## run A
// axis_uart_v1_0
module axis_uart_v1_0 #(
	parameter integer BAUD_PRESCALER = 10,	 
	parameter integer PARITY = 0, 			 
	parameter integer BYTE_SIZE = 8, 		 
	parameter integer STOP_BITS = 0, 		 
	parameter integer FIFO_DEPTH = 16,		 
	parameter integer FLOW_CONTROL = 1,		 
	parameter integer DYNAMIC_CONFIG = 1	 
)
(
	input wire aclk,
	input wire aresetn,
	input wire [23:0]s_axis_config_tdata,	 
	input wire s_axis_config_tvalid,
	output wire s_axis_config_tready,
	input wire [15:0]s_axis_tdata,
	input wire s_axis_tvalid,
	output wire s_axis_tready,
	output wire [15:0]m_axis_tdata,
	output wire m_axis_tuser,				 
	output wire m_axis_tvalid,
	input wire m_axis_tready,
	output wire tx,
	input wire rx,
	output wire rts,						 
	input wire cts							 
);
wire s_axis_config_tx_tready;
wire s_axis_config_rx_tready;
assign s_axis_config_tready = (DYNAMIC_CONFIG) ? s_axis_config_tx_tready & s_axis_config_rx_tready : 1'b0;
uart_tx #(
	.BAUD_PRESCALER(BAUD_PRESCALER),
	.PARITY(PARITY),
	.BYTE_SIZE(BYTE_SIZE),
	.STOP_BITS(STOP_BITS),
	.FIFO_DEPTH(FIFO_DEPTH)
) uart_tx_inst (
	.aclk(aclk),
	.aresetn(aresetn),
	.s_axis_config_tdata(s_axis_config_tdata),
	.s_axis_config_tvalid((DYNAMIC_CONFIG) ? (s_axis_config_tvalid & s_axis_config_rx_tready) : 1'b0),
	.s_axis_config_tready(s_axis_config_tx_tready),
	.s_axis_tdata(s_axis_tdata),
	.s_axis_tvalid(s_axis_tvalid),
	.s_axis_tready(s_axis_tready),
	.txd(tx),
	.ctsn(FLOW_CONTROL ? cts : 1'b0)
);
uart_rx #(
	.BAUD_PRESCALER(BAUD_PRESCALER),
	.PARITY(PARITY),
	.BYTE_SIZE(BYTE_SIZE),
	.STOP_BITS(STOP_BITS),
	.FIFO_DEPTH(FIFO_DEPTH)
) uart_rx_inst (
	.aclk(aclk),
	.aresetn(aresetn),
	.s_axis_config_tdata(s_axis_config_tdata),
	.s_axis_config_tvalid((DYNAMIC_CONFIG) ? (s_axis_config_tvalid & s_axis_config_tx_tready) : 1'b0),
	.s_axis_config_tready(s_axis_config_rx_tready),
	.m_axis_tdata(m_axis_tdata),
  ...
clock: 4.48 ns
lec_check: 0
abc_area: 0
cap_margin: 25
cell_pad_in_sites_global_placement: 1
core_margin: 2
core_utilization: 52
cts_cluster_diameter: 388
gpl_routability_driven: 1
hold_slack_margin: -0.06
place_density: 0.68
setup_slack_margin: 0.21
slew_margin: 20
run.sh (not shown) runs the stock make flow with config.mk's settings and CLKGATE_MAP_FILE=.
Per the final summary, run A finished and its layout is clean on timing, DRC and antenna.
### run A -> run B
- a deleted HOLD_SLACK_MARGIN that had been -0.06
- a deleted ABC_AREA that had been 0
- a change of SETUP_SLACK_MARGIN from 0.21 to 1.51
- a change of CORE_UTILIZATION from 52 to 50
- a change of CAP_MARGIN from 25 to 20
- a deleted PLACE_DENSITY that had been 0.68
- a deleted CELL_PAD_IN_SITES_GLOBAL_PLACEMENT that had been 1
- a deleted CTS_CLUSTER_DIAMETER that had been 388
- a deleted GPL_ROUTABILITY_DRIVEN that had been 1
- a change of the clock period (ns, I/O delays scaled along) from 4.48 to 8.0
Findings:
From run A to run B the numbers moved as follows: worst setup slack after layout increased by 1910 ps relative to the old numbers, final cycle utilization of the critical path decreased by 20 points relative to the old numbers, reg-to-reg setup timing slack increased by 3150 ps relative to the old numbers, smallest hold slack increased by 20 ps relative to the old numbers.
diff inputs: run B => run C
- clearing SETUP_SLACK_MARGIN, which used to be 1.51
- swapping 50 for 64 in CORE_UTILIZATION
- swapping 8.0 for 4.05 in the clock period (ns, I/O delays scaled along)
### Flow results
Run C vs. run B: proportion of total power due to net switching decreased by 0.45 points relative to the old numbers; total power moved up; overall chip area down 22%.
[compare] base=run B new=run C: detailed-placement wirelength estimate shows a reduction of about 3.6%, layout clock buffer count shows a reduction of 13.

---

## oak
Starting RTL as in the previous note.
==> flow/design.v (excerpt) <==
module axis_uart_v1_0 #(
	parameter integer BAUD_PRESCALER = 10,	 
	parameter integer PARITY = 0, 			 
	parameter integer BYTE_SIZE = 8, 		 
	parameter integer STOP_BITS = 0, 		 
	parameter integer FIFO_DEPTH = 16,		 
	parameter integer FLOW_CONTROL = 1,		 
	parameter integer DYNAMIC_CONFIG = 1	 
)
(
	input wire aclk,
	input wire aresetn,
	input wire [23:0]s_axis_config_tdata,	 
	input wire s_axis_config_tvalid,
	output wire s_axis_config_tready,
	input wire [15:0]s_axis_tdata,
	input wire s_axis_tvalid,
	output wire s_axis_tready,
	output wire [15:0]m_axis_tdata,
	output wire m_axis_tuser,				 
	output wire m_axis_tvalid,
	input wire m_axis_tready,
	output wire tx,
	input wire rx,
	output wire rts,						 
	input wire cts							 
);
Settings: LEC_CHECK=0, ABC_AREA=0, CAP_MARGIN=20, CELL_PAD_IN_SITES_DETAIL_PLACEMENT=2, CORE_ASPECT_RATIO=0.86, CORE_MARGIN=10, CORE_UTILIZATION=40, GPL_ROUTABILITY_DRIVEN=0, HOLD_SLACK_MARGIN=0.07, MAX_ROUTING_LAYER=met4, MIN_ROUTING_LAYER=met2, PLACE_DENSITY_LB_ADDON=0.14, SLEW_MARGIN=20; clock period 4.15 ns.
Modified inputs, pine compared to oak
==> flow/config.mk <==
export PLATFORM = sky130hd
export DESIGN_NAME = axis_uart_v1_0
export DESIGN_NICKNAME = axis_uart_v1_0
export VERILOG_FILES = /design/flow/design.v
export SDC_FILE = /design/flow/constraint.sdc
export NUM_CORES = 4
export LEC_CHECK = 0
export CAP_MARGIN = 20
export CORE_MARGIN = 2
export CORE_UTILIZATION = 56
export SLEW_MARGIN = 20
==> flow/constraint.sdc <==
create_clock -name core_clock -period 3.22 [get_ports {aclk}]
set_input_delay 0.6440 -clock core_clock [delete_from_list [all_inputs] [get_ports {aclk}]]
set_output_delay 0.6440 -clock core_clock [all_outputs]
set_load 0.01 [all_outputs]
### Flow results
Layout checks on pine: not met. Flow itself completed; violations: negative setup slack.
From oak to pine the numbers moved as follows: power drawn by the sequential cells picked up an extra about 26%, number of buffers created by CTS lost 3, number of gates on the worst path with buffers counted climbed 1, number of max-slew violations in the final report ~0 delta, layout clock buffer count shows an increase of 1.0%.
The maximum fanout encountered on the critical timing path reported for pine is smaller than that of oak by 9.
Compared with oak, pine ends up with a larger final cell area.
Routed wire in pine totals less than in oak.
Input changes introduced in birch (baseline for comparison: pine):
--- a/flow/config.mk
+++ b/flow/config.mk
@@ -8,4 +8,7 @@
 export CAP_MARGIN = 20
 export CORE_MARGIN = 2
-export CORE_UTILIZATION = 56
+export CORE_UTILIZATION = 72
+export CTS_CLUSTER_SIZE = 40
+export PLACE_DENSITY_LB_ADDON = 0.0
+export SETUP_SLACK_MARGIN = 0.82
 export SLEW_MARGIN = 20
Notes after the runs:
From the logs: birch reached the end of the flow and failed the layout checks with negative setup slack. Going from pine to birch, worst-margin pin slew climbed 0.097 ns; sequential share of layout area dropped 3.5 points; via count climbed 6,357; reported leakage power climbed 7.2%.
The inputs of maple differ from those of birch as listed below.
--- a/flow/config.mk
+++ b/flow/config.mk
@@ -6,9 +6,12 @@
 export NUM_CORES = 4
 export LEC_CHECK = 0
-export CAP_MARGIN = 20
+export CAP_MARGIN = 0
 export CORE_MARGIN = 2
-export CORE_UTILIZATION = 72
-export CTS_CLUSTER_SIZE = 40
-export PLACE_DENSITY_LB_ADDON = 0.0
-export SETUP_SLACK_MARGIN = 0.82
+export CORE_UTILIZATION = 68
+export CTS_CLUSTER_DIAMETER = 351
+export CTS_CLUSTER_SIZE = 26
+export GPL_TIMING_DRIVEN = 1
+export PLACE_DENSITY_LB_ADDON = 0.04
+export SETUP_SLACK_MARGIN = 0.59
 export SLEW_MARGIN = 20
+export TNS_END_PERCENT = 30
[summary]
Complete run, failing final checks: maple, reason negative setup slack. Going from birch to maple, the worst hold slack was found to have gone down by 0.0094 ns. Sequential share of layout area in maple is 4.1 points above birch. When maple is set beside birch, its number of placement rows turns out to be 3.7% larger. The post-placement worst setup slack in maple sits 0.051 ns above the value recorded for birch. Changes observed in maple relative to birch: overall routing resource usage -9.6 points; power went down 5.5 mW. Final design instance area without fill, maple vs birch: down by a little under 10%. Changes observed in maple relative to birch: maximum frequency from static timing analysis +10%, net switching power of the design -about 25%, final critical delay including setup and external delays -0.35 ns.
Power and IR drop assume default switching activity.
